## onyx
==> flow/design.v <==
module input_buffer #(parameter DATA_WIDTH = 8, parameter SIZE = 64)(
    input logic clk,
    input logic rst,
    input logic write_en,
    input logic [DATA_WIDTH-1:0] data_in,
    output logic [DATA_WIDTH-1:0] data_out,
    input logic [$clog2(SIZE)-1:0] read_addr,
    input logic [$clog2(SIZE)-1:0] write_addr
);
    logic [DATA_WIDTH-1:0] buffer [0:SIZE-1];
    always_ff @(posedge clk or posedge rst) begin
        if (rst)
            for (int i = 0; i < SIZE; i++) buffer[i] <= 0;
        else if (write_en)
            buffer[write_addr] <= data_in;
    end
    assign data_out = buffer[read_addr];
endmodule
module weight_buffer #(parameter DATA_WIDTH = 8, parameter SIZE = 9)(
    input logic clk,
    input logic rst,
    input logic write_en,
    input logic [DATA_WIDTH-1:0] data_in,
    input logic [$clog2(SIZE)-1:0] write_addr,
    output logic [SIZE*DATA_WIDTH-1:0] weights
);
    logic [DATA_WIDTH-1:0] buffer [0:SIZE-1];
    always_ff @(posedge clk or posedge rst) begin
        if (rst)
            for (int i = 0; i < SIZE; i++) buffer[i] <= 0;
        else if (write_en)
            buffer[write_addr] <= data_in;
    end
    for (genvar g = 0; g < SIZE; g++) begin : g_out
        assign weights[g*DATA_WIDTH +: DATA_WIDTH] = buffer[g];
    end
endmodule
module conv2d_core #(parameter DATA_WIDTH = 8)(
    input logic clk,
    input logic rst,
    input logic [9*DATA_WIDTH-1:0] input_window,
    input logic [9*DATA_WIDTH-1:0] weights,
    output logic signed [2*DATA_WIDTH-1:0] conv_out
);
    logic signed [2*DATA_WIDTH-1:0] acc, acc_next;
    always_comb begin
        acc_next = 0;
        for (int i = 0; i < 9; i++) begin
            acc_next += $signed(input_window[i*DATA_WIDTH +: DATA_WIDTH]) * $signed(weights[i*DATA_WIDTH +: DATA_WIDTH]);
        end
    end
    always_ff @(posedge clk or posedge rst) begin
        if (rst)
            acc <= 0;
        else
            acc <= acc_next;
    end
    assign conv_out = acc;
endmodule
module relu #(parameter DATA_WIDTH = 16)(
    input logic signed [DATA_WIDTH-1:0] in,
    output logic signed [DATA_WIDTH-1:0] out
);
    assign out = (in > 0) ? in : 0;
endmodule
module max_pool #(parameter DATA_WIDTH = 8)(
    input logic [DATA_WIDTH-1:0] in0, in1, in2, in3,
    output logic [DATA_WIDTH-1:0] out
);
    assign out = (in0 > in1) ? (in0 > in2 ? (in0 > in3 ? in0 : in3) : (in2 > in3 ? in2 : in3)) :
                              (in1 > in2 ? (in1 > in3 ? in1 : in3) : (in2 > in3 ? in2 : in3));
endmodule
module cnn_accel (
    input  logic        clk,
    input  logic        rst,
    input  logic        wr_en,
    input  logic        wr_sel,      
    input  logic [5:0]  wr_addr,
    input  logic [7:0]  wr_data,
    input  logic        start,
    output logic        ready,
    output logic        out_valid,
    output logic [15:0] out_data
);
    typedef enum logic [1:0] {S_IDLE, S_READ, S_CONV, S_POOL} state_t;
    state_t state;
    logic [3:0] k;           
    logic [1:0] s;           
    logic [1:0] py, px;      
    logic [7:0]  pix;
    logic [5:0]  rd_addr;
    logic [71:0] weights;
    logic [7:0]  win [0:8];
    logic [71:0] win_flat;
    logic signed [15:0] conv_out, relu_out;
    logic [15:0] pool_r [0:3];
    logic [15:0] pool_out;
    logic        out_valid_r;
    assign ready = (state == S_IDLE);
    input_buffer #(.DATA_WIDTH(8), .SIZE(64)) u_ibuf (
        .clk(clk), .rst(rst),
        .write_en(wr_en & ~wr_sel & ready),
        .data_in(wr_data),
        .data_out(pix),
        .read_addr(rd_addr),
        .write_addr(wr_addr)
    );
    weight_buffer #(.DATA_WIDTH(8), .SIZE(9)) u_wbuf (
        .clk(clk), .rst(rst),
        .write_en(wr_en & wr_sel & ready),
        .data_in(wr_data),
        .write_addr(wr_addr[3:0]),
        .weights(weights)
    );
    conv2d_core #(.DATA_WIDTH(8)) u_conv (
        .clk(clk), .rst(rst),
        .input_window(win_flat),
        .weights(weights),
        .conv_out(conv_out)
    );
    for (genvar g = 0; g < 9; g++) begin : g_win
        assign win_flat[g*8 +: 8] = win[g];
    end
    relu #(.DATA_WIDTH(16)) u_relu (.in(conv_out), .out(relu_out));
    max_pool #(.DATA_WIDTH(16)) u_pool (
        .in0(pool_r[0]), .in1(pool_r[1]), .in2(pool_r[2]), .in3(pool_r[3]),
        .out(pool_out)
    );
    logic [1:0] ky, kx;
    always_comb begin
        case (k)
            4'd0: begin ky = 2'd0; kx = 2'd0; end
            4'd1: begin ky = 2'd0; kx = 2'd1; end
            4'd2: begin ky = 2'd0; kx = 2'd2; end
            4'd3: begin ky = 2'd1; kx = 2'd0; end
            4'd4: begin ky = 2'd1; kx = 2'd1; end
            4'd5: begin ky = 2'd1; kx = 2'd2; end
            4'd6: begin ky = 2'd2; kx = 2'd0; end
            4'd7: begin ky = 2'd2; kx = 2'd1; end
            default: begin ky = 2'd2; kx = 2'd2; end
        endcase
    end
    logic [2:0] row, col;
    assign row = {py, 1'b0} + {2'b00, s[1]} + {1'b0, ky};
    assign col = {px, 1'b0} + {2'b00, s[0]} + {1'b0, kx};
    assign rd_addr = {row, col};
    always_ff @(posedge clk or posedge rst) begin
        if (rst) begin
            state       <= S_IDLE;
            k           <= 4'd0;
            s           <= 2'd0;
            py          <= 2'd0;
            px          <= 2'd0;
            out_valid_r <= 1'b0;
            for (int i = 0; i < 9; i++) win[i] <= 8'd0;
            for (int i = 0; i < 4; i++) pool_r[i] <= 16'd0;
        end else begin
            out_valid_r <= 1'b0;
            case (state)
                S_IDLE: begin
                    if (start) begin
                        state <= S_READ;
                        k  <= 4'd0;
                        s  <= 2'd0;
                        py <= 2'd0;
                        px <= 2'd0;
                    end
                end
                S_READ: begin
                    win[k] <= pix;
                    if (k == 4'd8) state <= S_CONV;
                    else k <= k + 4'd1;
                end
                S_CONV: begin
                    state <= S_POOL;
                end
                S_POOL: begin
                    pool_r[s] <= relu_out;
                    k <= 4'd0;
                    if (s == 2'd3) begin
                        out_valid_r <= 1'b1;
                        s <= 2'd0;
                        if (px == 2'd2) begin
                            px <= 2'd0;
                            if (py == 2'd2) begin
                                py <= 2'd0;
                                state <= S_IDLE;
                            end else begin
                                py <= py + 2'd1;
                                state <= S_READ;
                            end
                        end else begin
                            px <= px + 2'd1;
                            state <= S_READ;
                        end
                    end else begin
                        s <= s + 2'd1;
                        state <= S_READ;
                    end
                end
                default: state <= S_IDLE;
            endcase
        end
    end
    assign out_valid = out_valid_r;
    assign out_data  = pool_out;
endmodule
clock: 6.95 ns
lec_check: 0
cap_margin: 25
cell_pad_in_sites_global_placement: 3
core_margin: 7
core_utilization: 39
gpl_routability_driven: 0
gpl_timing_driven: 1
max_routing_layer: met4
min_routing_layer: met1
place_density_lb_addon: 0.28
slew_margin: 15
tns_end_percent: 65
run.sh (not shown) runs the stock make flow with config.mk's settings and CLKGATE_MAP_FILE=.
STATUS run=onyx STAGES=ALL_DONE FINAL_CHECKS=FAILED CAUSE=negative setup slack
Inputs modified between onyx and quartz:
# onyx
export LEC_CHECK = 0
export CAP_MARGIN = 25
export CELL_PAD_IN_SITES_GLOBAL_PLACEMENT = 3
export CORE_MARGIN = 7
export CORE_UTILIZATION = 39
export GPL_ROUTABILITY_DRIVEN = 0
export GPL_TIMING_DRIVEN = 1
export MAX_ROUTING_LAYER = met4
export MIN_ROUTING_LAYER = met1
export PLACE_DENSITY_LB_ADDON = 0.28
export SLEW_MARGIN = 15
export TNS_END_PERCENT = 65
create_clock -name core_clock -period 6.95 [get_ports {clk}]
# quartz
export LEC_CHECK = 0
export CAP_MARGIN = 20
export CORE_MARGIN = 2
export CORE_UTILIZATION = 57
export SLEW_MARGIN = 20
create_clock -name core_clock -period 5.2 [get_ports {clk}]
## What came out
quartz: all stages done; final checks FAILED (negative setup slack).
As far as Yosys chip area goes, quartz and onyx are indistinguishable; the numbers are identical.
Source-to-sink clock delay at the later pin of the worst-skew pair | quartz below onyx
Between quartz and onyx, the number of ordinary inverters in the final layout does not differ in any meaningful way.
Relative to onyx, quartz degrades post-route worst setup slack.
Changes observed in quartz relative to onyx: final worst-path cycle share has increased; fraction of the core area occupied by cells at floorplan has increased; part of the total power dissipated in the clock network shows a reduction of 0.8 points.
Global routing met2 resource utilization for quartz is higher than for onyx.
[inputs] harbor vs quartz
# quartz
export LEC_CHECK = 0
export CAP_MARGIN = 20
export CORE_MARGIN = 2
export CORE_UTILIZATION = 57
export SLEW_MARGIN = 20
create_clock -name core_clock -period 5.2 [get_ports {clk}]
# harbor
export LEC_CHECK = 0
export CAP_MARGIN = 20
export CORE_MARGIN = 2
export CORE_UTILIZATION = 40
export SLEW_MARGIN = 20
create_clock -name core_clock -period 10.0 [get_ports {clk}]
==> comparison <==
Across quartz and harbor, a clean result was obtained everywhere but in quartz. quartz: flow complete, layout not clean; failing: negative setup slack. harbor vs quartz, maximum cell stage delay along the critical path went down by 0.07 ns. Of harbor and quartz, the higher routed wire length belongs to quartz. quartz → harbor: internal power -57%, post-route cell area -about 6.5%.
Setup changes, harbor to juniper
# harbor
export LEC_CHECK = 0
export CAP_MARGIN = 20
export CORE_MARGIN = 2
export CORE_UTILIZATION = 40
export SLEW_MARGIN = 20
create_clock -name core_clock -period 10.0 [get_ports {clk}]
# juniper
export LEC_CHECK = 0
export ABC_AREA = 1
export CAP_MARGIN = 20
export CELL_PAD_IN_SITES_GLOBAL_PLACEMENT = 2
export CORE_ASPECT_RATIO = 0.62
export CORE_MARGIN = 2
export CORE_UTILIZATION = 40
export CTS_CLUSTER_DIAMETER = 170
export GPL_TIMING_DRIVEN = 0
export HOLD_SLACK_MARGIN = 0.11
export MAX_ROUTING_LAYER = met4
export PLACE_DENSITY_LB_ADDON = 0.08
export SLEW_MARGIN = 20
export TNS_END_PERCENT = 75
create_clock -name core_clock -period 10.0 [get_ports {clk}]
--- outcome ---
- Changes observed in juniper relative to harbor: critical path depth went up 8, cell count went up 32%, clock skew went up 0.020 ns, worst setup slack went down 0.93 ns, tap cell instance count went up 60.
- Per the comparison of juniper with harbor, final period utilization went up; cell-internal power -20%; via count of the first global-routing pass grew by 6520; post-detailed-placement cell area higher.
[inputs] nickel vs juniper
# juniper
export LEC_CHECK = 0
export ABC_AREA = 1
export CAP_MARGIN = 20
export CELL_PAD_IN_SITES_GLOBAL_PLACEMENT = 2
export CORE_ASPECT_RATIO = 0.62
export CORE_MARGIN = 2
export CORE_UTILIZATION = 40
export CTS_CLUSTER_DIAMETER = 170
export GPL_TIMING_DRIVEN = 0
export HOLD_SLACK_MARGIN = 0.11
export MAX_ROUTING_LAYER = met4
export PLACE_DENSITY_LB_ADDON = 0.08
export SLEW_MARGIN = 20
export TNS_END_PERCENT = 75
create_clock -name core_clock -period 10.0 [get_ports {clk}]
# nickel
export LEC_CHECK = 0
export CAP_MARGIN = 5
export CORE_MARGIN = 2
export CORE_UTILIZATION = 56
export GPL_ROUTABILITY_DRIVEN = 0
export MAX_ROUTING_LAYER = met4
export SETUP_SLACK_MARGIN = -0.31
export SLEW_MARGIN = 20
create_clock -name core_clock -period 10.0 [get_ports {clk}]
--- outcome ---
Area of the synthesized netlist per yosys stat ended up 2.0% lower on nickel than on juniper.
Compared with juniper, nickel shows a higher fraction of the mapped netlist area in adder cells.
Relative to juniper, required time at the worst-slack endpoint has gone down in nickel.
nickel against juniper: summed instance area of the synthesized netlist decreased about 2%, tally of clock buffers in the finished layout shows an increase of 2, met2 usage in global routing went up by 17 points, clock power -5.8%, clock network power share saw a decrease.
A critical path's slowest cell of sky130_fd_sc_hd__o41ai_1 is what nickel shows, while sky130_fd_sc_hd__fa_1 belongs to juniper.
Higher first-pass GRT wire length was reported by juniper, not nickel.
No activity file was given, so power comes from the tool's default toggle rates.
